### flow/run.sh
#!/bin/bash
# the make line also repeats each setting of config.mk as NAME=value (left out here)
make -C /OpenROAD-flow-scripts/flow DESIGN_CONFIG=/design/flow/config.mk WORK_HOME=/design/flow/orfs CLKGATE_MAP_FILE= finish
### flow/config.mk
export PLATFORM = sky130hd
export DESIGN_NAME = TPU
export DESIGN_NICKNAME = TPU
export VERILOG_FILES = /design/flow/design.v
export SDC_FILE = /design/flow/constraint.sdc
export NUM_CORES = 4
export LEC_CHECK = 0
export CAP_MARGIN = 15
export CORE_MARGIN = 2
export CORE_UTILIZATION = 72
export CTS_CLUSTER_DIAMETER = 29
export MAX_ROUTING_LAYER = met4
export SETUP_SLACK_MARGIN = 1.28
export SLEW_MARGIN = 20
### flow/constraint.sdc
create_clock -name core_clock -period 5.47 [get_ports {clk}]
set_input_delay 1.0940 -clock core_clock [delete_from_list [all_inputs] [get_ports {clk}]]
set_output_delay 1.0940 -clock core_clock [all_outputs]
set_load 0.01 [all_outputs]
### flow/design.v
module PE(
    input           clk,
    input           rst_n,
    input           done,
    input [7:0]     west_in,
    input [7:0]     north_in,
    output reg [7:0]    east_out,
    output reg [7:0]    south_out,
    output reg [31:0]   result
);
reg [31:0] mult_res;
always @(negedge clk or negedge rst_n) begin
    if(!rst_n) begin
        east_out <= 8'b0;
        south_out <= 8'b0;
        result <= 32'b0;
        mult_res <= 32'b0;
    end
    else if(done) begin
        mult_res <= 32'b0;
        result <= 32'b0;
    end
    else begin
        mult_res <= west_in * north_in;
        result <= result + mult_res;
        east_out <= west_in;
        south_out <= north_in;
    end
end
endmodule
module TPU(
    clk,
    rst_n,
    in_valid,
    K,
    M,
    N,
    busy,
    A_wr_en,
    A_index,
    A_data_in,
    A_data_out,
    B_wr_en,
    B_index,
    B_data_in,
    B_data_out,
    C_wr_en,
    C_index,
    C_data_in,
    C_data_out
);
input               clk;
input               rst_n;
input               in_valid;
input [7:0]         K;
input [7:0]         M;
input [7:0]         N;
output reg          busy;
output reg          A_wr_en;
output reg [15:0]   A_index;
output reg [31:0]   A_data_in;
input      [31:0]   A_data_out;
output reg          B_wr_en;
output reg [15:0]   B_index;
output reg [31:0]   B_data_in;
input      [31:0]   B_data_out;
output reg          C_wr_en;
output reg [15:0]   C_index;
output reg [127:0]  C_data_in;
input      [127:0]  C_data_out;
integer i, j;
reg     done;
wire [7:0]      east_out[3:0][3:0];
wire [7:0]      south_out[3:0][3:0];
wire [127:0]    result[3:0];
reg [7:0]   A_data_reg [3:0][3:0];
reg [7:0]   B_data_reg [3:0][3:0];
reg [15:0]  counter;
reg [7:0]   K_reg, M_per_compute, M_reg, N_per_compute, N_reg;
reg [7:0]   M_div, M_mod, N_div, N_mod;
reg [7:0]   row_grp, col_grp;
PE P00(clk, rst_n, done, A_data_reg[0][0], B_data_reg[0][0], east_out[0][0], south_out[0][0], result[0][127:96]);
PE P01(clk, rst_n, done, east_out[0][0], B_data_reg[1][0], east_out[0][1], south_out[0][1], result[0][95:64]);
PE P02(clk, rst_n, done, east_out[0][1], B_data_reg[2][0], east_out[0][2], south_out[0][2], result[0][63:32]);
PE P03(clk, rst_n, done, east_out[0][2], B_data_reg[3][0], east_out[0][3], south_out[0][3], result[0][31:0]);
PE P10(clk, rst_n, done, A_data_reg[1][0], south_out[0][0], east_out[1][0], south_out[1][0], result[1][127:96]);
PE P11(clk, rst_n, done, east_out[1][0], south_out[0][1], east_out[1][1], south_out[1][1], result[1][95:64]);
PE P12(clk, rst_n, done, east_out[1][1], south_out[0][2], east_out[1][2], south_out[1][2], result[1][63:32]);
PE P13(clk, rst_n, done, east_out[1][2], south_out[0][3], east_out[1][3], south_out[1][3], result[1][31:0]);
PE P20(clk, rst_n, done, A_data_reg[2][0], south_out[1][0], east_out[2][0], south_out[2][0], result[2][127:96]);
PE P21(clk, rst_n, done, east_out[2][0], south_out[1][1], east_out[2][1], south_out[2][1], result[2][95:64]);
PE P22(clk, rst_n, done, east_out[2][1], south_out[1][2], east_out[2][2], south_out[2][2], result[2][63:32]);
PE P23(clk, rst_n, done, east_out[2][2], south_out[1][3], east_out[2][3], south_out[2][3], result[2][31:0]);
PE P30(clk, rst_n, done, A_data_reg[3][0], south_out[2][0], east_out[3][0], south_out[3][0], result[3][127:96]);
PE P31(clk, rst_n, done, east_out[3][0], south_out[2][1], east_out[3][1], south_out[3][1], result[3][95:64]);
PE P32(clk, rst_n, done, east_out[3][1], south_out[2][2], east_out[3][2], south_out[3][2], result[3][63:32]);
PE P33(clk, rst_n, done, east_out[3][2], south_out[2][3], east_out[3][3], south_out[3][3], result[3][31:0]);
always @ (posedge clk or negedge rst_n) begin
    if(!rst_n) begin
        busy <= 1'b0;
        done <= 1'b0;
        A_wr_en <= 1'b0;
        A_index <= 16'b0;
        A_data_in <= 32'b0;
        B_wr_en <= 1'b0;
        B_index <= 16'b0;
        B_data_in <= 32'b0;
        C_wr_en <= 1'b0;
        C_index <= 16'b0;
        C_data_in <= 128'b0;
        counter <= 16'b0;
        K_reg <= 8'b0;
        M_reg <= 8'b0;
        N_reg <= 8'b0;
        for(i=0; i<4; i=i+1) begin
            for(j=0; j<4; j=j+1) begin
                A_data_reg[i][j] <= 8'b0;
                B_data_reg[i][j] <= 8'b0;
            end
        end
    end
    else if(in_valid) begin
        busy <= 1'b1;
        done <= 1'b0;
        M_reg <= M;
        K_reg <= K;
        N_reg <= N;
        M_mod = M % 4;
        N_mod = N % 4;
        M_div = (M_mod == 0 ? M/4 : M/4 + 1);
        N_div = (N_mod == 0 ? N/4 : N/4 + 1);
        col_grp <= 8'b0;
        row_grp <= 8'b0;
    end
    else if(busy) begin
        done = 1'b0;
        N_per_compute = (col_grp+1 == N_div && N_mod != 0 ? N_mod : 4);
        M_per_compute = (row_grp+1 == M_div && M_mod != 0 ? M_mod : 4);
        for(i=0; i<4; i=i+1) begin
            A_data_reg[i][0] = A_data_reg[i][1];
            A_data_reg[i][1] = A_data_reg[i][2];
            A_data_reg[i][2] = A_data_reg[i][3];
            A_data_reg[i][3] = 8'b0;
            B_data_reg[i][0] = B_data_reg[i][1];
            B_data_reg[i][1] = B_data_reg[i][2];
            B_data_reg[i][2] = B_data_reg[i][3];
            B_data_reg[i][3] = 8'b0;
        end
        if(counter < K_reg) begin
            A_data_reg[0][0] = A_data_out[31: 24];
            A_data_reg[1][1] = A_data_out[23: 16];
            A_data_reg[2][2] = A_data_out[15: 8];
            A_data_reg[3][3] = A_data_out[7: 0];
            B_data_reg[0][0] = B_data_out[31: 24];
            B_data_reg[1][1] = B_data_out[23: 16];
            B_data_reg[2][2] = B_data_out[15: 8];
            B_data_reg[3][3] = B_data_out[7: 0];
        end
        if(counter < K_reg) begin
            A_index = A_index + 1;
            B_index = B_index + 1;
        end
        else begin
            A_index = (row_grp+1 == M_div ? 16'b0 : K_reg * (row_grp + 1));
            B_index = (row_grp+1 == M_div ? K_reg * (col_grp + 1) : K_reg * col_grp);
        end
        if(counter >= K_reg + N_per_compute) begin
            C_wr_en = 1'b1;
            C_index = col_grp * M_reg + row_grp * 4 + counter - K_reg - N_per_compute;
            C_data_in = result[counter - K_reg - N_per_compute];
        end
        else begin
            C_wr_en = 1'b0;
            C_index = 16'b0;
        end
        counter <= counter + 1;
        if(counter == K_reg + M_per_compute + N_per_compute) begin
            if(row_grp+1 == M_div && col_grp+1 == N_div) begin
                busy <= 1'b0;
                A_index = 16'b0;
                B_index = 16'b0;
            end
            else if(row_grp+1 < M_div) begin
                row_grp = row_grp + 1;
            end
            else if(row_grp+1 == M_div) begin
                col_grp = col_grp + 1;
                row_grp = 0;
            end
            done = 1'b1;
            counter <= 8'b0;
        end
    end
end
endmodule
==> metrics.yaml, run 1 <==
status:
  outcome: "finished with violations"
  so.violations: "negative setup slack"
sta:
  unrepaired_setup_endpoints_after_global_routing: "yes"
  timing.final.max_slew_violations: 0
  timing_hold_violations_final: 0
  worst_slew_margin_rel_pct: 15.6
  timing.final.setup_violations: 150
  post_route_worst_setup_slack_ns: -1.92
  skew_ns: 0.0922
  timing_worst_slew_pin_value_ns: 1.26
logic_synthesis:
  syn_area_per_cell_sq_um: 9.78
  synth.top_cells.by_area: "dfrtn_1, fa_1, ha_1, dfrtp_1, nand2_1"
  synth.cells.most_frequent: "nand2_1, inv_1, ha_1"
  post-synth-top-count-cell: "nand2_1"
  synthAoiAreaFrac_pct: 8.19
  synth_cell_types: 95
  xor_xnor_cell_area_share_of_the_yosys_netlist_pct: 4.88
  flop_cell: "dfrtn_1"
  seq_cells_post_synth: 1365
  yosys_cells: 11148
  yosys_top_cell_area_share_pct: 22.0
  fa_ha_area_share_pct: 26.2
  syn_area_sq_um: 109000
  synth.largest_area_cell: "dfrtn_1"
  yosysWarnings: 6
  yosysSeqAreaShare_pct: 31.5
  synth-async-reset-ratio_pct: 97.5
  mux_area_share_pct: 6.65
  yosysChipArea_sq_um: 109000
  number_of_enable_flip_flop_cells: 34
  logic_family: "adder cells"
  simple_gate_share_pct: 16.5
  synth_cells: 11148
global_route:
  use_met3_pct: 11.8
  grt_antenna_before_repair: 30
  grt_max_degree: 163
  overflow: 0
  grt_pass1_wl_mm: 534
  overall_track_demand_over_capacity_in_global_routing_pct: 45.6
  grt_pass1_vias: 96191
  grt_use_met1_pct: 57.2
  globalRouteMet2Util_pct: 69.5
  grt_most_used_layer: "met2"
power:
  netSwitchingPower_mw: 39.2
  power_frac_comb_pct: 56.5
  top_power_group: "combinational cells"
  p_clk_share_pct: 23.5
  irDropWorstVdd_mv: 0.617
  total_power_mw: 88.6
  power.switching_fraction_pct: 44.3
  p_seq_mw: 17.7
  p_leak_nw: 66.9
  seqPwrFrac_pct: 19.9
  clock_power_mw: 20.8
  internal-power_mw: 49.4
  power_per_cell_area_nw_per_um2: 650
  comb_cell_power_mw: 50.1
worst_hold_path:
  min_path_type: "in2async"
flow_run:
  tool_warnings: 172
  cap_violations: 0
floorplanning:
  core_util_floorplan_pct: 72.6
  chipArea_sq_um: 155000
  die_w_um: 393
  ports: 463
  num_rows: 142
  core-area_sq_um: 150000
  floorplan.die.height_um: 393
clock_tree:
  cts-buffers-inserted: 335
  cts.path.max_buffers: 4
  cts_hold_buf: 0
  clk-insertion-delay-late_ns: 0.95
  h-tree-depth: 5
  cts_tree: "done"
  cts.clk_slew.worst_paths_ns: 0.06
  cts_sinks: 1365
  cts-root-buf: "clkbuf_16"
critical_path:
  critPathTopFamily: "adder cells"
  reg2reg_to: "P20.mult_res[13]"
  crit_type: "reg2reg"
  critical-path-max-stage-delay_ns: 0.53
  worstSetupPathDepth: 18
  timing.critical_path.buf_inv: 5
  worstPathArrival_ns: 5.34
  crit_path_top_delay_cell: "fa_1"
  cp-startpoint: "A_data_reg[7][3]"
  endpoint_kind: "register"
  cp-start-kind: "register"
  crit_path_max_fanout: 4
  timing.critical_path.required_ns: 3.42
  crit-reg2reg-launch: "A_data_reg[7][3]"
  crit_path_cell_trace: "buf_4 > and2_1 > fa_1 > ha_1 > inv_1 > fa_1 > inv_1 > fa_1 > ha_4 > a21oi_4 > nor2b_1 > o21a_1 > o41ai_2 > o21ai_1 > buf_4 > buf_4 > xor2_1 > nor2b_1"
  worstRegToRegCells: 18
  setup.worst_path.end: "P20.mult_res[13]"
  regToRegSetupSlack_ns: -1.92
route:
  vias_per_cell: 6.70
  drt_first_pass_iters: 10
  antenna_violating_nets_post_route: 0
  route.detailed.drc: 0
  routed_wirelength_mm: 387
  post_dr_wirelength_cell_um: 26.7
  overall_via_count_from_detail_route: 97086
  starting_drt_drc_count: 12754
place:
  detailed_placement_wirelength_estimate_mm: 225
  routabilityCongestion: 0.991
  portBuffers: 268
  place_ws_ns: -1.82
finish:
  syn_to_final_growth_pct: 25.0
  number_of_nets_in_the_final_layout: 14210
## per-stage QoR
step | hold WS [ns] | area (sq um) | utilization, % | TNS [ns] | std cells
2_1_floorplan | 0.439 | 111000 | - | -75.31 | 11214
6_report | 0.0176 | 136000 | 90.8 | -126.95 | 14501
3_5_place_dp | 0.450 | 119000 | 79.2 | -96.31 | 13550
4_1_cts | 0.0571 | 133000 | 88.6 | -96.28 | 14284
3_3_place_gp | 0.449 | 119000 | 79.2 | -90.08 | 13550
5_1_grt | 0.0479 | 136000 | 90.7 | -136.58 | 14494
## area by class of cell
| type | instances | area (sq um) |
|---|---|---|
| Multi-Input combinational cell | 8164 | 72400 |
| Inverter | 1144 | 4310 |
| Antenna cell | 44 | 110 |
| Clock inverter | 185 | 2230 |
| Clock buffer | 414 | 9320 |
| Timing Repair Buffer | 1169 | 11000 |
| Fill cell | 5979 | 13900 |
| Sequential cell | 1365 | 34400 |
| Tap cell | 2016 | 2520 |
## layer usage
layer	part of all wire (%)	vias to the layer above
li1	-	39034
met1	34	47233
met2	45	8143
met3	13	2676
met4	8.0	0
met5	0	-
## repair_timing
| item | 4_1_cts | 5_1_grt |
|---|---|---|
| pin swaps | 279 | 240 |
| buffers inserted | 135 | 167 |
| gates cloned | 0 | 6 |
| setup endpoints to repair | 1152 | 1164 |
| resized | 353 | 364 |
==> run 2, diff against run 1 <==
Settings changed: CAP_MARGIN 15 to 20, CORE_UTILIZATION 72 to 64, CTS_CLUSTER_DIAMETER 29 to unset, MAX_ROUTING_LAYER met4 to unset, SETUP_SLACK_MARGIN 1.28 to unset.
Clock period 5.47 ns to 4.45 ns, I/O delays scaled along.
==> metrics.yaml, run 2 <==
status:
  outcome: "finished with violations"
  so.violations: "negative setup slack"
power:
  p_clk_share_pct: 14.6  # -8.9 points
  internal-power_mw: 50.9  # +3.1%
  comb_cell_power_mw: 56.6  # +13%
  p_seq_mw: 20.5  # +16%
  clock_power_mw: 13.2  # -37%
  netSwitchingPower_mw: 39.3  # +0.26%
  power_frac_comb_pct: 62.7  # +6.2 points
  total_power_mw: 90.2  # +1.8%
  power.switching_fraction_pct: 43.6  # -0.68 points
  irDropWorstVdd_mv: 0.709  # +15%
  power_per_cell_area_nw_per_um2: 686  # +5.4%
  p_leak_nw: 65.3  # -2.4%
  seqPwrFrac_pct: 22.7  # +2.8 points
  top_power_group: "combinational cells"
clock_tree:
  cts_hold_buf: 0  # unchanged
  cts-buffers-inserted: 156  # -53%
  h-tree-depth: 4  # -1
  cts.path.max_buffers: 3  # -1
  clk-insertion-delay-late_ns: 0.84  # -0.11 ns
  cts_sinks: 1365  # unchanged
  cts_tree: "done"
  cts-root-buf: "clkbuf_16"
  cts.clk_slew.worst_paths_ns: 0.06  # about the same
sta:
  timing.final.max_slew_violations: 0  # unchanged
  skew_ns: 0.119  # +0.0269 ns
  worst_slew_margin_rel_pct: 27.8  # +12 points
  timing_hold_violations_final: 0  # unchanged
  timing.final.setup_violations: 323  # +120%
  timing_worst_slew_pin_value_ns: 1.08  # -0.178 ns
  post_route_worst_setup_slack_ns: -2.34  # -0.421 ns
  fin_tns_setup_ns: -278.86  # -151.91 ns
  unrepaired_setup_endpoints_after_global_routing: "yes"
floorplanning:
  chipArea_sq_um: 174000  # +12%
  num_rows: 151  # +6.3%
  floorplan.die.height_um: 417  # +6.0%
  core_util_floorplan_pct: 64.4  # -8.2 points
  core-area_sq_um: 169000  # +13%
  die_w_um: 417  # +6.0%
  ports: 463  # unchanged
critical_path:
  crit_path_cell_trace: "buf_6 > and2_4 > fa_1 > ha_1 > inv_2 > fa_1 > inv_2 > fa_1 > ha_4 > a21oi_4 > nor2b_1 > o21a_1 > o41ai_2 > o21ai_1 > a31oi_1 > mux2_2"
  crit_type: "reg2reg"
  timing.critical_path.mode_cell: "fa_1"
  crit_path_max_fanout: 4  # unchanged
  timing.critical_path.required_ns: 2.81  # -0.61 ns
  endpoint_kind: "register"
  regToRegSetupSlack_ns: -2.34  # -0.42 ns
  critPathTopFamily: "adder cells"
  reg2reg_to: "P20.mult_res[15]"
  worstPathArrival_ns: 5.15  # -0.19 ns
  setup.worst_path.end: "P20.mult_res[15]"
  cp-startpoint: "A_data_reg[7][2]"
  crit-reg2reg-launch: "A_data_reg[7][2]"
  cp-start-kind: "register"
  critical-path-max-stage-delay_ns: 0.55  # +0.02 ns
  timing.critical_path.buf_inv: 3  # -2
  worstRegToRegCells: 16  # -2
  crit_path_top_delay_cell: "fa_1"
  worstSetupPathDepth: 16  # -2
logic_synthesis:
  number_of_enable_flip_flop_cells: 34  # unchanged
  synth.largest_area_cell: "dfrtn_1"
  synth.top_cells.by_area: "dfrtn_1, fa_1, ha_1, dfrtp_1, nand2_1"
  simple_gate_share_pct: 16.5  # unchanged
  yosys_top_cell_area_share_pct: 22.0  # unchanged
  synth_cell_types: 95  # unchanged
  synth.cells.most_frequent: "nand2_1, inv_1, ha_1"
  syn_area_per_cell_sq_um: 9.78  # unchanged
  seq_cells_post_synth: 1365  # unchanged
  yosysChipArea_sq_um: 109000  # unchanged
  syn_area_sq_um: 109000  # unchanged
  xor_xnor_cell_area_share_of_the_yosys_netlist_pct: 4.88  # unchanged
  logic_family: "adder cells"
  yosys_cells: 11148  # unchanged
  yosysWarnings: 6  # unchanged
  synth_cells: 11148  # unchanged
  mux_area_share_pct: 6.65  # unchanged
  yosysSeqAreaShare_pct: 31.5  # unchanged
  fa_ha_area_share_pct: 26.2  # unchanged
  flop_cell: "dfrtn_1"
  synth-async-reset-ratio_pct: 97.5  # unchanged
  post-synth-top-count-cell: "nand2_1"
  synthAoiAreaFrac_pct: 8.19  # unchanged
route:
  antenna_violating_nets_post_route: 0  # unchanged
  route.detailed.drc: 0  # unchanged
  overall_via_count_from_detail_route: 85524  # -12%
  routed_wirelength_mm: 305  # -21%
  vias_per_cell: 5.83  # -13%
  starting_drt_drc_count: 7081  # -44%
  drt_first_pass_iters: 9  # -1
  post_dr_wirelength_cell_um: 20.8  # -22%
flow_run:
  cap_violations: 0  # unchanged
  tool_warnings: 174  # +1.2%
finish:
  n_fill_cell: 11400  # +91%
  register_area_sq_um: 34300  # about the same
  layout.core_utilization_pct: 77.7  # -13 points
  number_of_nets_in_the_final_layout: 14335  # +0.88%
  comb_area_sq_um: 71500  # -1.3%
  syn_to_final_growth_pct: 20.7
global_route:
  grt_pass1_vias: 88383  # -8.1%
  overflow: 0  # unchanged
  grt_antenna_before_repair: 19  # -37%
  overall_track_demand_over_capacity_in_global_routing_pct: 35.2  # -10 points
  grt_max_degree: 142  # -13%
  grt_pass1_wl_mm: 484  # -9.4%
place:
  detailed_placement_wirelength_estimate_mm: 233  # +3.9%
  routabilityCongestion: 0.956  # -3.5%
  portBuffers: 268  # unchanged
worst_hold_path:
  min_path_type: "in2async"
## run 2: area by class of cell
| cell class | instances | area share, % |
|---|---|---|
| clock buffers | 222 | 3.50 |
| flip-flops and latches | 1365 | 26.1 |
| repair buffers | 1473 | 10.2 |
| diodes | 8 | 0.0152 |
| inverters | 1144 | 3.28 |
| clock inverters | 71 | 0.478 |
| multi-input cells | 8164 | 54.3 |
| well taps | 2218 | 2.11 |
## run 2: metal layers
layer | global-route usage, % | up-vias | part of all wire [%]
met3 | 5.93 | 617 | 6.9
met2 | 56.2 | 2946 | 47
met5 | 0 | - | 0.022
met1 | 49.0 | 42850 | 43
met4 | 12.3 | 10 | 3.7
li1 | - | 39101 | -
## run 2: timing repair
item	CTS	global route
endpoints found under the setup margin	324	340
gates cloned	18	0
gates resized	356	258
setup buffers	101	59
pin swaps	231	231
## run 2: through the flow
step                      cell area (sq um)  setup WS, ns  hold WS [ns]  cells
after floorplan                      111000         -2.16         0.439  11214
after global placement               123000         -2.21         0.449  14247
after detailed placement             123000         -2.27         0.454  14247
after CTS                            130000         -2.24         0.296  14634
after global routing                 132000         -2.50         0.333  14661
final                                132000         -2.34         0.336  14665
==> run 3, diff against run 2 <==
Settings changed: ABC_AREA set to 1, CORE_UTILIZATION 64 to 63, CTS_CLUSTER_SIZE set to 98.
Clock period 4.45 ns to 5.24 ns, I/O delays scaled along.
==> metrics.yaml, run 3 <==
global_route:
  grt_antenna_before_repair: 7  # -12
  grt_pass1_wl_mm: 513  # +6.1%
  grt_max_degree: 150  # +5.6%
  overflow: 0  # unchanged
  grt_pass1_vias: 97111  # +9.9%
  overall_track_demand_over_capacity_in_global_routing_pct: 35.5  # +0.32 points
power:
  seqPwrFrac_pct: 32.1  # +9.4 points
  power_per_cell_area_nw_per_um2: 330  # -52%
  comb_cell_power_mw: 17.5  # -69%
  clock_power_mw: 11.7  # -10%
  power.switching_fraction_pct: 39.4  # -4.2 points
  p_seq_mw: 13.8  # -33%
  internal-power_mw: 26.1  # -49%
  netSwitchingPower_mw: 16.9  # -57%
  irDropWorstVdd_mv: 0.623  # -12%
  p_leak_nw: 70.4  # +7.8%
  p_clk_share_pct: 27.3  # +13 points
  top_power_group: "combinational cells"
  power_frac_comb_pct: 40.7  # -22 points
floorplanning:
  core_util_floorplan_pct: 63.5  # -0.95 points
  core-area_sq_um: 176000  # +4.0%
  chipArea_sq_um: 181000  # +4.1%
  num_rows: 154  # +2.0%
  ports: 463  # unchanged
  floorplan.die.height_um: 425  # +2.0%
  die_w_um: 425  # +2.0%
logic_synthesis:
  yosysChipArea_sq_um: 112000  # +2.5%
  yosysWarnings: 6  # unchanged
  mux_area_share_pct: 0  # -6.6 points
  yosysSeqAreaShare_pct: 30.7  # -0.77 points
  synth.largest_area_cell: "dfrtn_1"
  synth.cells.most_frequent: "nand2_1, inv_1, o21ai_0"
  post-synth-top-count-cell: "nand2_1"
  syn_area_sq_um: 112000  # +2.5%
  yosys_cells: 14427  # +29%
  simple_gate_share_pct: 19.3  # +2.9 points
  xor_xnor_cell_area_share_of_the_yosys_netlist_pct: 1.68  # -3.2 points
  synthAoiAreaFrac_pct: 10.9  # +2.7 points
  number_of_enable_flip_flop_cells: 34  # unchanged
  synth_cells: 14427  # +29%
  fa_ha_area_share_pct: 25.6  # -0.64 points
  syn_area_per_cell_sq_um: 7.75  # -21%
  synth_cell_types: 61  # -36%
  synth.top_cells.by_area: "dfrtn_1, fa_1, nand2_1, ha_1, inv_1"
  yosys_top_cell_area_share_pct: 21.5  # -0.54 points
  logic_family: "adder cells"
  synth-async-reset-ratio_pct: 97.5  # unchanged
  flop_cell: "dfrtn_1"
  seq_cells_post_synth: 1365  # unchanged
route:
  overall_via_count_from_detail_route: 98314  # +15%
  route.detailed.drc: 0  # unchanged
  routed_wirelength_mm: 325  # +6.5%
  starting_drt_drc_count: 8413  # +19%
  diodes: 0  # -8
  vias_per_cell: 5.63  # -3.5%
  drt_first_pass_iters: 7  # -2
  post_dr_wirelength_cell_um: 18.6  # -11%
  antenna_violating_nets_post_route: 0  # unchanged
flow_run:
  tool_warnings: 176  # +1.1%
  cap_violations: 0  # unchanged
clock_tree:
  cts-buffers-inserted: 156  # unchanged
  cts_tree: "done"
  cts.clk_slew.worst_paths_ns: 0.06  # about the same
  cts.path.max_buffers: 3  # unchanged
  h-tree-depth: 4  # unchanged
  cts_sinks: 1365  # unchanged
  clk-insertion-delay-late_ns: 0.85  # about the same
  cts-root-buf: "clkbuf_16"
  cts_hold_buf: 0  # unchanged
finish:
  n_fill_cell: 13303  # +17%
  summed_area_of_non_filler_cells_in_the_final_layout_sq_um: 130000  # -0.89%
  syn_to_final_growth_pct: 16.7
  layout.core_utilization_pct: 74.1  # -3.7 points
  number_of_nets_in_the_final_layout: 17024  # +19%
  layoutNonFillerInstCount: 17466  # +19%
critical_path:
  critPathTopFamily: "adder cells"
  reg2reg_to: "P03.mult_res[15]"
  timing.critical_path.required_ns: 3.20  # +0.39 ns
  crit_type: "reg2reg"
  timing.critical_path.buf_inv: 5  # +2
  cp-start-kind: "register"
  worstRegToRegCells: 21  # +5
  crit-reg2reg-launch: "B_data_reg[3][4]"
  crit_path_top_delay_cell: "fa_1"
  critical-path-max-stage-delay_ns: 0.55  # about the same
  cp-startpoint: "B_data_reg[3][4]"
  setup.worst_path.end: "P03.mult_res[15]"
  regToRegSetupSlack_ns: -1.52  # +0.82 ns
  endpoint_kind: "register"
  timing.critical_path.mode_cell: "inv_2"
  crit_path_cell_trace: "nand2_2 > inv_2 > fa_2 > fa_1 > inv_1 > fa_1 > inv_2 > fa_1 > ha_4 > nand2_2 > nand2_2 > inv_2 > o221ai_4 > nand2_1 > nand3_2 > nand2_1 > inv_2 > o21ai_2 > nand2_1 > o21ai_1 > a21oi_1"
  worstPathArrival_ns: 4.72  # -0.43 ns
  worstSetupPathDepth: 21  # +5
  crit_path_max_fanout: 7  # +3
place:
  routabilityCongestion: 0.965  # +0.98%
  placed_cells: 17025  # +19%
  place_ws_ns: -1.50  # +0.772 ns
  placed_area_sq_um: 121000  # -1.5%
  detailed_placement_wirelength_estimate_mm: 247  # +5.6%
  portBuffers: 268  # unchanged
sta:
  timing_worst_slew_pin_value_ns: 0.908  # -0.170 ns
  fin_tns_setup_ns: -98.27  # +180.59 ns
  timing.final.max_slew_violations: 0  # unchanged
  post_route_worst_setup_slack_ns: -1.52  # +0.820 ns
  unrepaired_setup_endpoints_after_global_routing: "yes"
  timing.final.setup_violations: 89  # -72%
  worst_slew_margin_rel_pct: 39.5  # +12 points
  skew_ns: 0.112  # -0.00736 ns
  timing_hold_violations_final: 0  # unchanged
worst_hold_path:
  min_path_type: "in2async"
status:
  outcome: "finished with violations"
  so.violations: "negative setup slack"
[run 3: layout make-up]
| class | instances | area (sq um) | area share, % |
|---|---|---|---|
| well taps | 2340 | 2930 | 2.24 |
| flip-flops and latches | 1365 | 34400 | 26.3 |
| multi-input cells | 9732 | 67800 | 52.0 |
| clock buffers | 217 | 4490 | 3.44 |
| clock inverters | 74 | 1020 | 0.784 |
| repair buffers | 1018 | 9580 | 7.35 |
| inverters | 2720 | 10300 | 7.89 |
[run 3: repair_timing]
item	4_1_cts	5_1_grt
setup buffers	79	105
endpoints found under the setup margin	150	276
pin swaps	195	295
gates cloned	0	4
resized	331	523
[run 3: per-stage QoR]
step,power (mW),hold slack [ns]
after floorplan,23.6,0.376
after global placement,29.1,0.389
after detailed placement,29.5,0.412
after CTS,41.4,0.138
after global routing,45.5,0.179
final,43.0,0.202
[run 3: routing by layer]
| layer | part of all wire, % | vias up | global-route usage (%) |
|---|---|---|---|
| li1 | - | 46212 | - |
| met1 | 42 | 47475 | 48.4 |
| met5 | 0.016 | - | 0 |
| met4 | 4.4 | 8 | 14.5 |
| met3 | 7.6 | 698 | 5.73 |
| met2 | 46 | 3921 | 56.8 |
==> run 4, diff against run 3 <==
Settings changed: ABC_AREA 1 to unset, CAP_MARGIN 20 to 5, CELL_PAD_IN_SITES_GLOBAL_PLACEMENT set to 0, CORE_ASPECT_RATIO set to 1.41, CORE_MARGIN 2 to 9, CORE_UTILIZATION 63 to 47, CTS_CLUSTER_SIZE 98 to unset, GPL_ROUTABILITY_DRIVEN set to 0, MAX_ROUTING_LAYER set to met5, PLACE_DENSITY set to 0.5, SLEW_MARGIN 20 to 40.
Clock period 5.24 ns to 15.5 ns, I/O delays scaled along.
==> metrics.yaml, run 4 <==
status:
  outcome: "complete, no violations"
logic_synthesis:
  synth.largest_area_cell: "dfrtn_1"
  yosysWarnings: 6  # unchanged
  syn_area_sq_um: 109000  # -2.4%
  xor_xnor_cell_area_share_of_the_yosys_netlist_pct: 4.88  # +3.2 points
  yosys_top_cell_area_share_pct: 22.0  # +0.54 points
  post-synth-top-count-cell: "nand2_1"
  synthAoiAreaFrac_pct: 8.19  # -2.7 points
  mux_area_share_pct: 6.65  # +6.6 points
  synth_cell_types: 95  # +56%
  syn_area_per_cell_sq_um: 9.78  # +26%
  logic_family: "adder cells"
  synth.top_cells.by_area: "dfrtn_1, fa_1, ha_1, dfrtp_1, nand2_1"
  fa_ha_area_share_pct: 26.2  # +0.64 points
  simple_gate_share_pct: 16.5  # -2.9 points
  flop_cell: "dfrtn_1"
  synth_cells: 11148  # -23%
  number_of_enable_flip_flop_cells: 34  # unchanged
  yosysChipArea_sq_um: 109000  # -2.4%
  yosys_cells: 11148  # -23%
  synth.cells.most_frequent: "nand2_1, inv_1, ha_1"
  synth-async-reset-ratio_pct: 97.5  # unchanged
  yosysSeqAreaShare_pct: 31.5  # +0.77 points
  seq_cells_post_synth: 1365  # unchanged
route:
  post_dr_wirelength_cell_um: 20.0  # +7.5%
  drt_first_pass_iters: 8  # +1
  route.detailed.drc: 0  # unchanged
  starting_drt_drc_count: 3885  # -54%
  routed_wirelength_mm: 287  # -11%
  overall_via_count_from_detail_route: 78079  # -21%
  antenna_violating_nets_post_route: 0  # unchanged
  vias_per_cell: 5.43  # -3.6%
power:
  p_leak_nw: 58.7  # -17%
  power_frac_comb_pct: 55.4  # +15 points
  netSwitchingPower_mw: 9.98  # -41%
  irDropWorstVdd_mv: 0.133  # -79%
  power_per_cell_area_nw_per_um2: 188  # -43%
  comb_cell_power_mw: 12.5  # -29%
  p_clk_share_pct: 17.1  # -10 points
  internal-power_mw: 12.6  # -52%
  top_power_group: "combinational cells"
  seqPwrFrac_pct: 27.4  # -4.7 points
  power.switching_fraction_pct: 44.3  # +4.9 points
  clock_power_mw: 3.87  # -67%
  p_seq_mw: 6.19  # -55%
global_route:
  overflow: 0  # unchanged
  overall_track_demand_over_capacity_in_global_routing_pct: 22.9  # -13 points
  grt_max_degree: 184  # +23%
  grt_pass1_vias: 82766  # -15%
  grt_pass1_wl_mm: 461  # -10%
  grt_antenna_before_repair: 8  # +1
flow_run:
  cap_violations: 0  # unchanged
  tool_warnings: 188  # +6.8%
critical_path:
  critPathTopFamily: "adder cells"
  critical-path-max-stage-delay_ns: 0.67  # +0.12 ns
  setup.worst_path.end: "P10.mult_res[15]"
  crit_path_cell_trace: "nand2_1 > fa_1 > fa_1 > inv_1 > fa_1 > inv_1 > fa_1 > inv_1 > ha_1 > nor2b_1 > o21a_1 > o41ai_1 > o21ai_0 > a31oi_1 > mux2_2"
  endpoint_kind: "register"
  crit-reg2reg-launch: "A_data_reg[11][5]"
  regToRegSetupSlack_ns: 2.63  # +4.15 ns
  crit_path_max_fanout: 10  # +3
  worstRegToRegCells: 15  # -29%
  worstPathArrival_ns: 5.77  # +1.05 ns
  worstSetupPathDepth: 15  # -29%
  reg2reg_to: "P10.mult_res[15]"
  timing.critical_path.mode_cell: "fa_1"
  crit_path_top_delay_cell: "dfrtp_1"
  crit_type: "reg2reg"
  timing.critical_path.required_ns: 8.41  # +5.21 ns
  timing.critical_path.buf_inv: 3  # -2
  cp-startpoint: "A_data_reg[11][5]"
  cp-start-kind: "register"
place:
  portBuffers: 268  # unchanged
  placed_cells: 14092  # -17%
  detailed_placement_wirelength_estimate_mm: 221  # -11%
  placed_area_sq_um: 115000  # -5.1%
  place_ws_ns: 2.69  # +4.19 ns
clock_tree:
  cts_tree: "done"
  cts.clk_slew.worst_paths_ns: 0.06  # about the same
  clk-insertion-delay-late_ns: 0.84  # about the same
  post_cts_resized: 0  # -100%
  cts_hold_buf: 0  # unchanged
  h-tree-depth: 4  # unchanged
  cts-buffers-inserted: 161  # +3.2%
  post_cts.repair.setup_buffers: 0  # -100%
  cts-root-buf: "clkbuf_16"
  cts_sinks: 1365  # unchanged
  cts.path.max_buffers: 4  # +1
finish:
  syn_to_final_growth_pct: 9.96
  layoutNonFillerInstCount: 14383  # -18%
  summed_area_of_non_filler_cells_in_the_final_layout_sq_um: 120000  # -8.1%
  n_fill_cell: 21071  # +58%
  register_area_sq_um: 34300  # about the same
  number_of_nets_in_the_final_layout: 13231  # -22%
  comb_area_sq_um: 68500  # +1.1%
sta:
  hold-worst-slack_ns: 0.462  # +0.260 ns
  post_route_worst_setup_slack_ns: 2.63  # +4.15 ns
  timing_hold_violations_final: 0  # unchanged
  timing.final.max_slew_violations: 0  # unchanged
  unrepaired_setup_endpoints_after_global_routing: "no"
  fin_tns_setup_ns: 0  # +98.27 ns
  worst_slew_margin_rel_pct: 36.6  # -2.9 points
  timing.final.setup_violations: 0  # -100%
  timing_worst_slew_pin_value_ns: 0.951  # +0.0432 ns
  skew_ns: 0.0587  # -0.0531 ns
floorplanning:
  ports: 463  # unchanged
  floorplan.die.height_um: 590  # +39%
  num_rows: 209  # +36%
  die_w_um: 424  # -0.37%
  chipArea_sq_um: 250000  # +38%
  core_util_floorplan_pct: 47.3  # -16 points
  core-area_sq_um: 230000  # +31%
worst_hold_path:
  worstHoldPathCells: 2
  timing.hold.worst_endpoint: "A_data_reg[11][3]"
  min_path_type: "reg2reg"
  min_from: "A_data_reg[10][3]"
## run 4: final cells by class
class / instances / share of cell area (%)
clock buffers: 235 / 3.87
flip-flops and latches: 1365 / 28.6
clock inverters: 50 / 0.495
diodes: 2 / 0.00417
multi-input cells: 8164 / 57.1
inverters: 1144 / 3.58
well taps: 3059 / 3.19
repair buffers: 364 / 3.09
## run 4: routing by layer
layer	vias to the layer above	wire length, um	GRT usage, %	share of wire [%]
li1	36875	-	-	-
met1	39415	121000	28.5	42
met2	1353	147000	41.4	51
met3	434	9890	2.58	3.4
met4	2	9200	6.93	3.2
met5	-	11	0	0.0038
## run 4: metrics by stage
stage	total power [mW]	util [%]
global route	24.7	52.0
finish	22.6	52.0
global placement	18.6	49.6
CTS	22.9	52.0
detailed placement	18.8	49.7
floorplan	15.0	-
==> run 5, diff against run 4 <==
Settings changed: ABC_AREA set to 1, CAP_MARGIN 5 to 20, CELL_PAD_IN_SITES_DETAIL_PLACEMENT set to 0, CELL_PAD_IN_SITES_GLOBAL_PLACEMENT 0 to 2, CORE_ASPECT_RATIO 1.41 to 1.61, CORE_MARGIN 9 to 4, CORE_UTILIZATION 47 to 66, CTS_CLUSTER_DIAMETER set to 116, CTS_CLUSTER_SIZE set to 26, GPL_TIMING_DRIVEN set to 0, HOLD_SLACK_MARGIN set to -0.01, MAX_ROUTING_LAYER met5 to unset, PLACE_DENSITY 0.5 to 0.48, SETUP_SLACK_MARGIN set to 0.13, SLEW_MARGIN 40 to 20.
Clock period 15.5 ns to 8.41 ns, I/O delays scaled along.
==> metrics.yaml, run 5 <==
logic_synthesis:
  yosysSeqAreaShare_pct: 30.7  # -0.77 points
  syn_area_sq_um: 112000  # +2.5%
  seq_cells_post_synth: 1365  # unchanged
  fa_ha_area_share_pct: 25.6  # -0.64 points
  synth.top_cells.by_area: "dfrtn_1, fa_1, nand2_1, ha_1, inv_1"
  synth-async-reset-ratio_pct: 97.5  # unchanged
  mux_area_share_pct: 0  # -6.6 points
  yosysChipArea_sq_um: 112000  # +2.5%
  yosys_cells: 14427  # +29%
  yosys_top_cell_area_share_pct: 21.5  # -0.54 points
  simple_gate_share_pct: 19.3  # +2.9 points
  synth_cell_types: 61  # -36%
  number_of_enable_flip_flop_cells: 34  # unchanged
  synth_cells: 14427  # +29%
  yosysWarnings: 6  # unchanged
  synthAoiAreaFrac_pct: 10.9  # +2.7 points
  flop_cell: "dfrtn_1"
  xor_xnor_cell_area_share_of_the_yosys_netlist_pct: 1.68  # -3.2 points
  synth.cells.most_frequent: "nand2_1, inv_1, o21ai_0"
  synth.largest_area_cell: "dfrtn_1"
  post-synth-top-count-cell: "nand2_1"
  logic_family: "adder cells"
  syn_area_per_cell_sq_um: 7.75  # -21%
status:
  toolErrorMsg: "[ERROR GPL-0301] Utilization 122.904 % exceeds 100%."
  outcome: "did not finish"
  last-stage-reached: "global placement without I/O (3_1_place_gp_skip_io)"
floorplanning:
  chipArea_sq_um: 176000  # -30%
  die_w_um: 332  # -22%
  core_util_floorplan_pct: 66.4  # +19 points
  floorplan.die.height_um: 530  # -10%
  num_rows: 191  # -8.6%
  core-area_sq_um: 168000  # -27%
==> run 6, diff against run 5 <==
Settings changed: ABC_AREA 1 to unset, CAP_MARGIN 20 to 15, CELL_PAD_IN_SITES_DETAIL_PLACEMENT 0 to unset, CELL_PAD_IN_SITES_GLOBAL_PLACEMENT 2 to unset, CORE_ASPECT_RATIO 1.61 to unset, CORE_MARGIN 4 to 2, CORE_UTILIZATION 66 to 72, CTS_CLUSTER_DIAMETER 116 to 28, CTS_CLUSTER_SIZE 26 to 32, GPL_ROUTABILITY_DRIVEN 0 to unset, GPL_TIMING_DRIVEN 0 to unset, HOLD_SLACK_MARGIN -0.01 to 0.26, MAX_ROUTING_LAYER set to met4, PLACE_DENSITY 0.48 to unset, SETUP_SLACK_MARGIN 0.13 to 1.67, TNS_END_PERCENT set to 5.
Clock period 8.41 ns to 5.74 ns, I/O delays scaled along.
==> metrics.yaml, run 6 <==
critical_path:
  crit_path_max_fanout: 3
  critical-path-max-stage-delay_ns: 0.57
  cp-start-kind: "register"
  setup.worst_path.end: "P20.mult_res[11]"
  worstSetupPathDepth: 21
  endpoint_kind: "register"
  worstRegToRegCells: 21
  timing.critical_path.mode_cell: "buf_6"
  timing.critical_path.buf_inv: 10
  timing.critical_path.required_ns: 3.58
  cp-startpoint: "A_data_reg[7][0]"
  reg2reg_to: "P20.mult_res[11]"
  crit_path_cell_trace: "buf_6 > buf_4 > and2_1 > ha_1 > inv_1 > fa_1 > inv_2 > fa_1 > inv_2 > fa_1 > inv_2 > ha_4 > nor2b_4 > o21a_1 > o41ai_4 > buf_4 > buf_6 > buf_6 > buf_6 > xor2_1 > nor2_1"
  crit_path_top_delay_cell: "fa_1"
  worstPathArrival_ns: 5.50
  crit_type: "reg2reg"
  critPathTopFamily: "adder cells"
  regToRegSetupSlack_ns: -1.92
  crit-reg2reg-launch: "A_data_reg[7][0]"
floorplanning:
  die_w_um: 393  # +18%
  floorplan.die.height_um: 393  # -26%
  chipArea_sq_um: 155000  # -12%
  core_util_floorplan_pct: 72.6  # +6.2 points
  ports: 463
  num_rows: 142  # -26%
  core-area_sq_um: 150000  # -11%
sta:
  unrepaired_setup_endpoints_after_global_routing: "yes"
  fin_tns_setup_ns: -100.99
  worst_slew_margin_rel_pct: 20.7
  post_route_worst_setup_slack_ns: -1.92
  timing.final.setup_violations: 87
  timing_worst_slew_pin_value_ns: 1.18
  timing.final.max_slew_violations: 0
  skew_ns: 0.103
  timing_hold_violations_final: 0
logic_synthesis:
  synth.largest_area_cell: "dfrtn_1"
  xor_xnor_cell_area_share_of_the_yosys_netlist_pct: 4.88  # +3.2 points
  synth_cell_types: 95  # +56%
  simple_gate_share_pct: 16.5  # -2.9 points
  yosys_top_cell_area_share_pct: 22.0  # +0.54 points
  yosysChipArea_sq_um: 109000  # -2.4%
  yosysSeqAreaShare_pct: 31.5  # +0.77 points
  yosys_cells: 11148  # -23%
  synth_cells: 11148  # -23%
  seq_cells_post_synth: 1365  # unchanged
  fa_ha_area_share_pct: 26.2  # +0.64 points
  synth.cells.most_frequent: "nand2_1, inv_1, ha_1"
  yosysWarnings: 6  # unchanged
  syn_area_per_cell_sq_um: 9.78  # +26%
  mux_area_share_pct: 6.65  # +6.6 points
  syn_area_sq_um: 109000  # -2.4%
  flop_cell: "dfrtn_1"
  synthAoiAreaFrac_pct: 8.19  # -2.7 points
  logic_family: "adder cells"
  number_of_enable_flip_flop_cells: 34  # unchanged
  synth-async-reset-ratio_pct: 97.5  # unchanged
  synth.top_cells.by_area: "dfrtn_1, fa_1, ha_1, dfrtp_1, nand2_1"
  post-synth-top-count-cell: "nand2_1"
power:
  irDropWorstVdd_mv: 0.506
  power.switching_fraction_pct: 44.4
  p_clk_share_pct: 24.8
  power_per_cell_area_nw_per_um2: 621
  p_seq_mw: 17.0
  top_power_group: "combinational cells"
  p_leak_nw: 65.5
  seqPwrFrac_pct: 20.5
  netSwitchingPower_mw: 36.7
  internal-power_mw: 46.0
  clock_power_mw: 20.5
  power_frac_comb_pct: 54.6
  comb_cell_power_mw: 45.2
global_route:
  grt_max_degree: 112
  overflow: 0
  overall_track_demand_over_capacity_in_global_routing_pct: 47.6
  grt_antenna_before_repair: 36
  grt_pass1_vias: 98305
  grt_pass1_wl_mm: 551
place:
  placed_area_sq_um: 117000
  routabilityCongestion: 0.984
  detailed_placement_wirelength_estimate_mm: 226
  portBuffers: 268
  placed_cells: 13520
finish:
  layoutNonFillerInstCount: 14297
  register_area_sq_um: 34400
  comb_area_sq_um: 71000
  layout.core_utilization_pct: 88.7
  summed_area_of_non_filler_cells_in_the_final_layout_sq_um: 133000
  number_of_nets_in_the_final_layout: 14002
  n_fill_cell: 6579
  syn_to_final_growth_pct: 22.1
clock_tree:
  cts.path.max_buffers: 4
  cts.clk_slew.worst_paths_ns: 0.05
  clk-insertion-delay-late_ns: 0.97
  cts_tree: "done"
  h-tree-depth: 5
  cts-root-buf: "clkbuf_16"
  cts_sinks: 1365
  cts-buffers-inserted: 348
route:
  drt_first_pass_iters: 10
  post_dr_wirelength_cell_um: 26.5
  starting_drt_drc_count: 11877
  overall_via_count_from_detail_route: 95474
  routed_wirelength_mm: 380
  antenna_violating_nets_post_route: 0
  route.detailed.drc: 0
  vias_per_cell: 6.68
status:
  outcome: "finished with violations"
  so.violations: "negative setup slack"
flow_run:
  cap_violations: 0
  tool_warnings: 175
worst_hold_path:
  min_path_type: "in2async"
==> run 6: cell type report <==
class / count / area share (%)
Timing Repair Buffer: 948 / 6.70
Tap cell: 2016 / 1.90
Inverter: 1144 / 3.24
Multi-Input combinational cell: 8164 / 53.3
Antenna cell: 38 / 0.0714
Clock inverter: 169 / 1.62
Clock buffer: 453 / 7.32
Sequential cell: 1365 / 25.8
==> run 6: layer usage <==
metal,share of wire (%),vias to the layer above,GRT usage [%]
met2,45,7866,71.6
li1,-,38600,-
met3,13,2670,14.2
met1,35,46338,57.2
met5,0,-,-
met4,7.8,0,27.2
==> run 6: repair_timing <==
item                        CTS  global route
setup buffers                77            39
gates resized               323           319
hold buffers                  1             0
hold endpoints to repair     12             0
setup endpoints to repair  1164          1164
pin swaps                   240           177
==> run 6: metrics by stage <==
stage	hold slack (ns)	setup slack (ns)	total power [mW]
4_1_cts	0.397	-1.62	76.5
3_5_place_dp	0.450	-1.59	53.3
3_3_place_gp	0.447	-1.52	51.7
2_1_floorplan	0.439	-1.51	40.7
5_1_grt	0.460	-2.00	85.7
6_report	0.443	-1.92	82.7
==> run 7, diff against run 6 <==
Settings changed: ABC_AREA set to 1, CAP_MARGIN 15 to 20, CTS_CLUSTER_DIAMETER 28 to 25, CTS_CLUSTER_SIZE 32 to 99, HOLD_SLACK_MARGIN 0.26 to unset, MAX_ROUTING_LAYER met4 to unset, PLACE_DENSITY set to 0.37, SETUP_SLACK_MARGIN 1.67 to 0.37, TNS_END_PERCENT 5 to unset.
Clock period 5.74 ns to 2.43 ns, I/O delays scaled along.
==> metrics.yaml, run 7 <==
status:
  outcome: "did not finish"
  last-stage-reached: "global routing (5_1_grt)"
  toolErrorMsg: "[ERROR GRT-0116] Global routing finished with congestion. Check the congestion regions in the DRC Viewer."
logic_synthesis:
  synth_cells: 14427  # +29%
  syn_area_per_cell_sq_um: 7.75  # -21%
  yosys_top_cell_area_share_pct: 21.5  # -0.54 points
  synth-async-reset-ratio_pct: 97.5  # unchanged
  seq_cells_post_synth: 1365  # unchanged
  simple_gate_share_pct: 19.3  # +2.9 points
  syn_area_sq_um: 112000  # +2.5%
  logic_family: "adder cells"
  flop_cell: "dfrtn_1"
  mux_area_share_pct: 0  # -6.6 points
  synthAoiAreaFrac_pct: 10.9  # +2.7 points
  number_of_enable_flip_flop_cells: 34  # unchanged
  xor_xnor_cell_area_share_of_the_yosys_netlist_pct: 1.68  # -3.2 points
  yosysWarnings: 6  # unchanged
  yosysSeqAreaShare_pct: 30.7  # -0.77 points
  synth.top_cells.by_area: "dfrtn_1, fa_1, nand2_1, ha_1, inv_1"
  yosysChipArea_sq_um: 112000  # +2.5%
  yosys_cells: 14427  # +29%
  fa_ha_area_share_pct: 25.6  # -0.64 points
  synth_cell_types: 61  # -36%
  synth.largest_area_cell: "dfrtn_1"
  post-synth-top-count-cell: "nand2_1"
  synth.cells.most_frequent: "nand2_1, inv_1, o21ai_0"
clock_tree:
  cts_sinks: 1365  # unchanged
  cts.path.max_buffers: 4  # unchanged
  cts-buffers-inserted: 377  # +8.3%
  h-tree-depth: 5  # unchanged
  cts-root-buf: "clkbuf_16"
place:
  portBuffers: 268  # unchanged
  placed_cells: 17986  # +33%
  placed_area_sq_um: 131000  # +11%
  detailed_placement_wirelength_estimate_mm: 283  # +25%
  routabilityCongestion: 1.01  # +2.7%
floorplanning:
  core_util_floorplan_pct: 72.5  # -0.076 points
  floorplan.die.height_um: 398  # +1.2%
  core-area_sq_um: 154000  # +2.6%
  die_w_um: 398  # +1.2%
  ports: 463  # unchanged
  num_rows: 144  # +1.4%
  chipArea_sq_um: 158000  # +2.5%
global_route:
  overall_track_demand_over_capacity_in_global_routing_pct: 93.2
  overflow: 3329
==> run 7: layer usage <==
| layer | overflow | track usage, % |
|---|---|---|
| met1 | 125 | 89.1 |
| met2 | 1955 | 104 |
| met3 | 122 | 84.3 |
| met4 | 1115 | 99.7 |
| met5 | 12 | 65.4 |
==> run 7: stage by stage <==
| stage | util (%) | setup slack [ns] |
|---|---|---|
| floorplan | - | -2.63 |
| detailed placement | 84.8 | -3.02 |
| CTS | 94.9 | -3.05 |
| global placement | 84.8 | -2.82 |
==> run 7: what timing repair did <==
item,CTS
hold buffers,1
gates resized,458
setup buffers,103
pin swaps,252
endpoints found under the setup margin,1417
cloned,3
endpoints found under the hold margin,119
==> run 8, diff against run 7 <==
Settings changed: CTS_CLUSTER_DIAMETER 25 to 127, CTS_CLUSTER_SIZE 99 to 13, PLACE_DENSITY 0.37 to unset, PLACE_DENSITY_LB_ADDON set to 0.16, SETUP_SLACK_MARGIN 0.37 to 0.65.
==> metrics.yaml, run 8 <==
status:
  outcome: "did not finish"
  last-stage-reached: "global routing (5_1_grt)"
  toolErrorMsg: "[ERROR GRT-0232] Routing congestion too high. Check the congestion heatmap in the GUI."
clock_tree:
  cts-root-buf: "clkbuf_16"
  cts_sinks: 1365  # unchanged
  cts-buffers-inserted: 115  # -69%
  cts.path.max_buffers: 3  # -1
  h-tree-depth: 3  # -2
place:
  detailed_placement_wirelength_estimate_mm: 282  # -0.36%
  placed_area_sq_um: 131000  # about the same
  routabilityCongestion: 1.05  # +3.7%
  place_ws_ns: -2.96  # +0.0583 ns
  placed_cells: 18020  # +0.19%
  portBuffers: 268  # unchanged
logic_synthesis:
  syn_area_sq_um: 112000  # unchanged
  mux_area_share_pct: 0  # unchanged
  synth_cell_types: 61  # unchanged
  seq_cells_post_synth: 1365  # unchanged
  xor_xnor_cell_area_share_of_the_yosys_netlist_pct: 1.68  # unchanged
  synth-async-reset-ratio_pct: 97.5  # unchanged
  synth_cells: 14427  # unchanged
  synth.largest_area_cell: "dfrtn_1"
  synth.top_cells.by_area: "dfrtn_1, fa_1, nand2_1, ha_1, inv_1"
  logic_family: "adder cells"
  yosysSeqAreaShare_pct: 30.7  # unchanged
  number_of_enable_flip_flop_cells: 34  # unchanged
  yosys_top_cell_area_share_pct: 21.5  # unchanged
  yosysChipArea_sq_um: 112000  # unchanged
  yosys_cells: 14427  # unchanged
  post-synth-top-count-cell: "nand2_1"
  syn_area_per_cell_sq_um: 7.75  # unchanged
  simple_gate_share_pct: 19.3  # unchanged
  flop_cell: "dfrtn_1"
  synth.cells.most_frequent: "nand2_1, inv_1, o21ai_0"
  fa_ha_area_share_pct: 25.6  # unchanged
  yosysWarnings: 6  # unchanged
  synthAoiAreaFrac_pct: 10.9  # unchanged
floorplanning:
  core_util_floorplan_pct: 72.5  # unchanged
  ports: 463  # unchanged
  floorplan.die.height_um: 398  # unchanged
  die_w_um: 398  # unchanged
  core-area_sq_um: 154000  # unchanged
  chipArea_sq_um: 158000  # unchanged
  num_rows: 144  # unchanged
global_route:
  overall_track_demand_over_capacity_in_global_routing_pct: 58.4
  overflow: 49
==> run 8: timing repair <==
item / CTS
hold buffers: 2
resized: 490
buffers inserted: 109
endpoints found under the hold margin: 36
cloned: 7
setup endpoints to repair: 1423
pin swaps: 247
==> run 8: metal layers <==
layer  GRT usage, %  overflow
met3           32.1         1
met2           82.8        25
met4           47.0        22
met1           63.0         1
met5           13.8         0
==> run 9, diff against run 8 <==
Settings changed: ABC_AREA 1 to unset, CTS_CLUSTER_DIAMETER 127 to unset, CTS_CLUSTER_SIZE 13 to 30, HOLD_SLACK_MARGIN set to 0.27, PLACE_DENSITY_LB_ADDON 0.16 to 0.12, SETUP_SLACK_MARGIN 0.65 to 2.36.
Clock period 2.43 ns to 7.92 ns, I/O delays scaled along.
==> metrics.yaml, run 9 <==
clock_tree:
  cts_tree: "done"
  cts-root-buf: "clkbuf_16"
  cts_hold_buf: 0  # -2
  h-tree-depth: 4  # +1
  cts_sinks: 1365  # unchanged
  clk-insertion-delay-late_ns: 0.82
  cts.path.max_buffers: 3  # unchanged
  cts-buffers-inserted: 154  # +34%
  cts.clk_slew.worst_paths_ns: 0.06
floorplanning:
  die_w_um: 393  # -1.2%
  ports: 463  # unchanged
  core-area_sq_um: 150000  # -2.5%
  num_rows: 142  # -1.4%
  core_util_floorplan_pct: 72.6  # +0.076 points
  chipArea_sq_um: 155000  # -2.4%
  floorplan.die.height_um: 393  # -1.2%
route:
  overall_via_count_from_detail_route: 86634
  top_layer_used: "met5"
  wl_met3_mm: 31.9
  routed_wirelength_mm: 309
  antenna_violating_nets_post_route: 0
  detail_route.wirelength.met1_mm: 121
  vias_per_cell: 6.28
  starting_drt_drc_count: 8473
  route.met2.wl_mm: 142
  route.detailed.drc: 0
  post_dr_wirelength_cell_um: 22.4
  drt_first_pass_iters: 8
logic_synthesis:
  simple_gate_share_pct: 16.5  # -2.9 points
  mux_area_share_pct: 6.65  # +6.6 points
  number_of_enable_flip_flop_cells: 34  # unchanged
  synth.cells.most_frequent: "nand2_1, inv_1, ha_1"
  synth.top_cells.by_area: "dfrtn_1, fa_1, ha_1, dfrtp_1, nand2_1"
  yosysWarnings: 6  # unchanged
  syn_area_per_cell_sq_um: 9.78  # +26%
  synth_cells: 11148  # -23%
  logic_family: "adder cells"
  xor_xnor_cell_area_share_of_the_yosys_netlist_pct: 4.88  # +3.2 points
  yosysChipArea_sq_um: 109000  # -2.4%
  yosys_top_cell_area_share_pct: 22.0  # +0.54 points
  syn_area_sq_um: 109000  # -2.4%
  synthAoiAreaFrac_pct: 8.19  # -2.7 points
  post-synth-top-count-cell: "nand2_1"
  synth.largest_area_cell: "dfrtn_1"
  fa_ha_area_share_pct: 26.2  # +0.64 points
  flop_cell: "dfrtn_1"
  yosys_cells: 11148  # -23%
  synth_cell_types: 95  # +56%
  yosysSeqAreaShare_pct: 31.5  # +0.77 points
  synth-async-reset-ratio_pct: 97.5  # unchanged
  seq_cells_post_synth: 1365  # unchanged
power:
  power.switching_fraction_pct: 45.1
  p_clk_share_pct: 15.4
  p_leak_nw: 61.8
  internal-power_mw: 26.8
  power_frac_comb_pct: 59.7
  irDropWorstVdd_mv: 0.637
  clock_power_mw: 7.53
  total_power_mw: 48.8
  netSwitchingPower_mw: 22.0
  top_power_group: "combinational cells"
  seqPwrFrac_pct: 24.8
  p_seq_mw: 12.1
  comb_cell_power_mw: 29.2
  power_per_cell_area_nw_per_um2: 387
critical_path:
  critPathTopFamily: "adder cells"
  timing.critical_path.buf_inv: 3
  worstSetupPathDepth: 17
  reg2reg_to: "P00.mult_res[15]"
  crit_path_max_fanout: 4
  regToRegSetupSlack_ns: -0.59
  cp-start-kind: "register"
  setup.worst_path.end: "P00.mult_res[15]"
  critical-path-max-stage-delay_ns: 0.53
  crit-reg2reg-launch: "A_data_reg[15][0]"
  crit_path_cell_trace: "buf_6 > and2_4 > ha_4 > fa_1 > ha_1 > inv_2 > fa_1 > inv_2 > fa_2 > a21o_1 > a21oi_4 > nor2b_1 > o21a_1 > o41ai_4 > o21ai_2 > a31oi_1 > mux2_2"
  crit_type: "reg2reg"
  worstRegToRegCells: 17
  crit_path_top_delay_cell: "fa_1"
  endpoint_kind: "register"
  timing.critical_path.required_ns: 4.54
  worstPathArrival_ns: 5.13
  cp-startpoint: "A_data_reg[15][0]"
flow_run:
  tool_warnings: 181
  cap_violations: 0
sta:
  timing.final.max_slew_violations: 26
  fin_tns_setup_ns: -17.31
  worst_slew_margin_rel_pct: -2.28
  timing_worst_slew_pin_value_ns: 1.53
  timing_hold_violations_final: 0
  timing.final.setup_violations: 51
  skew_ns: 0.137
  post_route_worst_setup_slack_ns: -0.588
  unrepaired_setup_endpoints_after_global_routing: "yes"
finish:
  comb_area_sq_um: 71000
  register_area_sq_um: 34400
  summed_area_of_non_filler_cells_in_the_final_layout_sq_um: 126000
  n_fill_cell: 8268
  number_of_nets_in_the_final_layout: 13678
  syn_to_final_growth_pct: 15.7
worst_hold_path:
  min_from: "B_data_reg[5][6]"
  timing.hold.worst_endpoint: "B_data_reg[6][6]"
  min_path_type: "reg2reg"
  worstHoldPathCells: 2
status:
  so.violations: "max-slew violations, negative setup slack"
  outcome: "finished with violations"
place:
  place_ws_ns: -0.562  # +2.40 ns
  routabilityCongestion: 0.965  # -7.9%
  detailed_placement_wirelength_estimate_mm: 211  # -25%
  portBuffers: 268  # unchanged
  placed_area_sq_um: 116000  # -11%
global_route:
  grt_pass1_wl_mm: 462
  grt_max_degree: 168
  grt_pass1_vias: 86773
  overflow: 0
  overall_track_demand_over_capacity_in_global_routing_pct: 37.9
  grt_antenna_before_repair: 31
[run 9: repair_timing]
action                      CTS  global route
setup endpoints to repair  1608          1890
setup buffers                75            84
gates resized               260           284
pin swaps                   194           141
gates cloned                  1            39
[run 9: layer usage]
layer | GRT usage, % | vias to the layer above
met3 | 8.70 | 1016
met4 | 14.2 | 36
met2 | 58.9 | 4628
li1 | - | 37798
met1 | 52.3 | 43156
met5 | 0 | -
[run 9: layout make-up]
cell class / count / share of cell area [%]
Tap cell: 2016 / 2.00
Inverter: 1144 / 3.42
Clock inverter: 73 / 0.665
Clock buffer: 215 / 3.54
Timing Repair Buffer: 818 / 6.85
Sequential cell: 1365 / 27.2
Antenna cell: 9 / 0.0178
Multi-Input combinational cell: 8164 / 56.3
[run 9: per-stage QoR]
stage                     utilization (%)  hold WS, ns  instances
final                                84.0        0.464      13804
after global routing                 84.0        0.480      13795
after CTS                            82.1        0.466      13672
after detailed placement             77.4        0.449      13308
after global placement               77.4        0.448      13308
after floorplan                         -        0.439      11214
==> run 10, diff against run 9 <==
Settings changed: CORE_UTILIZATION 72 to 59, CTS_CLUSTER_SIZE 30 to unset, HOLD_SLACK_MARGIN 0.27 to unset, PLACE_DENSITY_LB_ADDON 0.12 to unset, SETUP_SLACK_MARGIN 2.36 to unset.
Clock period 7.92 ns to 5.24 ns, I/O delays scaled along.
==> metrics.yaml, run 10 <==
floorplanning:
  core_util_floorplan_pct: 59.5  # -13 points
  die_w_um: 434  # +10%
  floorplan.die.height_um: 434  # +10%
  ports: 463  # unchanged
  chipArea_sq_um: 188000  # +22%
  num_rows: 157  # +11%
  core-area_sq_um: 183000  # +22%
critical_path:
  crit_path_cell_trace: "and2_4 > fa_2 > fa_1 > inv_2 > fa_1 > inv_2 > fa_1 > ha_4 > a21oi_4 > nor2b_4 > o21a_1 > o41ai_4 > o21ai_2 > a31oi_1 > mux2_2"
  cp-start-kind: "register"
  regToRegSetupSlack_ns: -1.88  # -1.29 ns
  crit_type: "reg2reg"
  setup.worst_path.end: "P03.mult_res[15]"
  crit_path_max_fanout: 6  # +2
  timing.critical_path.required_ns: 3.19  # -1.35 ns
  endpoint_kind: "register"
  timing.critical_path.buf_inv: 2  # -1
  reg2reg_to: "P03.mult_res[15]"
  critical-path-max-stage-delay_ns: 0.54  # about the same
  worstRegToRegCells: 15  # -2
  timing.critical_path.mode_cell: "fa_1"
  crit_path_top_delay_cell: "fa_1"
  crit-reg2reg-launch: "B_data_reg[3][3]"
  critPathTopFamily: "adder cells"
  cp-startpoint: "B_data_reg[3][3]"
  worstPathArrival_ns: 5.08  # -0.05 ns
  worstSetupPathDepth: 15  # -2
status:
  outcome: "finished with violations"
  so.violations: "negative setup slack"
power:
  internal-power_mw: 42.1  # +57%
  power_frac_comb_pct: 60.3  # +0.6 points
  power_per_cell_area_nw_per_um2: 585  # +51%
  p_leak_nw: 63.1  # +2.2%
  comb_cell_power_mw: 45.2  # +55%
  p_seq_mw: 17.7  # +46%
  total_power_mw: 74.9  # +53%
  top_power_group: "combinational cells"
  power.switching_fraction_pct: 43.7  # -1.4 points
  netSwitchingPower_mw: 32.8  # +49%
  p_clk_share_pct: 16.0  # +0.6 points
  clock_power_mw: 12.0  # +59%
  irDropWorstVdd_mv: 0.510  # -20%
  seqPwrFrac_pct: 23.7  # -1.1 points
place:
  portBuffers: 268  # unchanged
  placed_cells: 14153  # +6.3%
  routabilityCongestion: 0.936  # -3.0%
  detailed_placement_wirelength_estimate_mm: 231  # +9.5%
global_route:
  overflow: 0  # unchanged
  grt_antenna_before_repair: 21  # -32%
  grt_max_degree: 113  # -33%
  overall_track_demand_over_capacity_in_global_routing_pct: 31.8  # -6.1 points
  grt_pass1_wl_mm: 469  # +1.7%
  grt_pass1_vias: 83952  # -3.3%
logic_synthesis:
  number_of_enable_flip_flop_cells: 34  # unchanged
  post-synth-top-count-cell: "nand2_1"
  syn_area_per_cell_sq_um: 9.78  # unchanged
  yosys_top_cell_area_share_pct: 22.0  # unchanged
  simple_gate_share_pct: 16.5  # unchanged
  yosysWarnings: 6  # unchanged
  synth-async-reset-ratio_pct: 97.5  # unchanged
  yosys_cells: 11148  # unchanged
  synth.cells.most_frequent: "nand2_1, inv_1, ha_1"
  xor_xnor_cell_area_share_of_the_yosys_netlist_pct: 4.88  # unchanged
  yosysSeqAreaShare_pct: 31.5  # unchanged
  syn_area_sq_um: 109000  # unchanged
  synthAoiAreaFrac_pct: 8.19  # unchanged
  logic_family: "adder cells"
  fa_ha_area_share_pct: 26.2  # unchanged
  synth_cells: 11148  # unchanged
  mux_area_share_pct: 6.65  # unchanged
  yosysChipArea_sq_um: 109000  # unchanged
  synth.top_cells.by_area: "dfrtn_1, fa_1, ha_1, dfrtp_1, nand2_1"
  flop_cell: "dfrtn_1"
  seq_cells_post_synth: 1365  # unchanged
  synth_cell_types: 95  # unchanged
  synth.largest_area_cell: "dfrtn_1"
finish:
  number_of_nets_in_the_final_layout: 13960  # +2.1%
  register_area_sq_um: 34300  # about the same
  syn_to_final_growth_pct: 17.4
  layoutNonFillerInstCount: 14531  # +5.3%
  comb_area_sq_um: 70800  # -0.24%
  n_fill_cell: 14151  # +71%
clock_tree:
  cts.path.max_buffers: 3  # unchanged
  cts_tree: "done"
  clk-insertion-delay-late_ns: 0.83  # about the same
  cts_sinks: 1365  # unchanged
  cts.clk_slew.worst_paths_ns: 0.06  # about the same
  cts-buffers-inserted: 158  # +2.6%
  h-tree-depth: 4  # unchanged
  cts-root-buf: "clkbuf_16"
flow_run:
  tool_warnings: 171  # -5.5%
  cap_violations: 0  # unchanged
sta:
  timing_hold_violations_final: 0  # unchanged
  skew_ns: 0.104  # -0.0336 ns
  unrepaired_setup_endpoints_after_global_routing: "yes"
  fin_tns_setup_ns: -109.12  # -91.82 ns
  timing.final.max_slew_violations: 0  # -100%
  post_route_worst_setup_slack_ns: -1.88  # -1.29 ns
  timing_worst_slew_pin_value_ns: 1.20  # -0.334 ns
  timing.final.setup_violations: 94  # +84%
  worst_slew_margin_rel_pct: 19.0  # +21 points
worst_hold_path:
  min_path_type: "in2async"
route:
  starting_drt_drc_count: 6311  # -26%
  antenna_violating_nets_post_route: 0  # unchanged
  overall_via_count_from_detail_route: 82998  # -4.2%
  vias_per_cell: 5.71  # -9.0%
  routed_wirelength_mm: 298  # -3.7%
  post_dr_wirelength_cell_um: 20.5  # -8.5%
  route.detailed.drc: 0  # unchanged
  drt_first_pass_iters: 6  # -2
[run 10: through the flow]
step	utilization [%]	hold WS (ns)	instance area (sq um)	setup slack (ns)
2_1_floorplan	-	0.439	110000	-1.76
3_3_place_gp	65.2	0.451	120000	-1.80
3_5_place_dp	65.2	0.454	120000	-1.88
4_1_cts	69.1	0.0896	127000	-1.87
5_1_grt	69.9	0.126	128000	-2.01
6_report	69.9	0.128	128000	-1.88
[run 10: repair_timing]
action                                  in CTS  in global routing
gates cloned                                 0                  2
setup buffers                               73                 52
gates resized                              262                252
hold buffers                                 0                  0
pin swaps                                  192                204
endpoints found under the setup margin     118                271
[run 10: layer usage]
layer  vias up  routed length [um]  global-route usage [%]
met2      2371              137000                    50.2
met4         8                8410                    8.56
met5         -                  51                       0
met1     41791              134000                    46.0
met3       460               18100                    4.64
li1      38368                   -                       -
[run 10: area by class of cell]
type / instances / area share (%)
sequential: 1365 / 26.8
inverter: 1144 / 3.37
clock buffer: 215 / 3.47
antenna: 5 / 0.00977
tap: 2464 / 2.41
multi-input combinational: 8164 / 55.3
timing repair buffer: 1096 / 7.70
clock inverter: 78 / 0.899
Power and IR drop assume default switching activity.
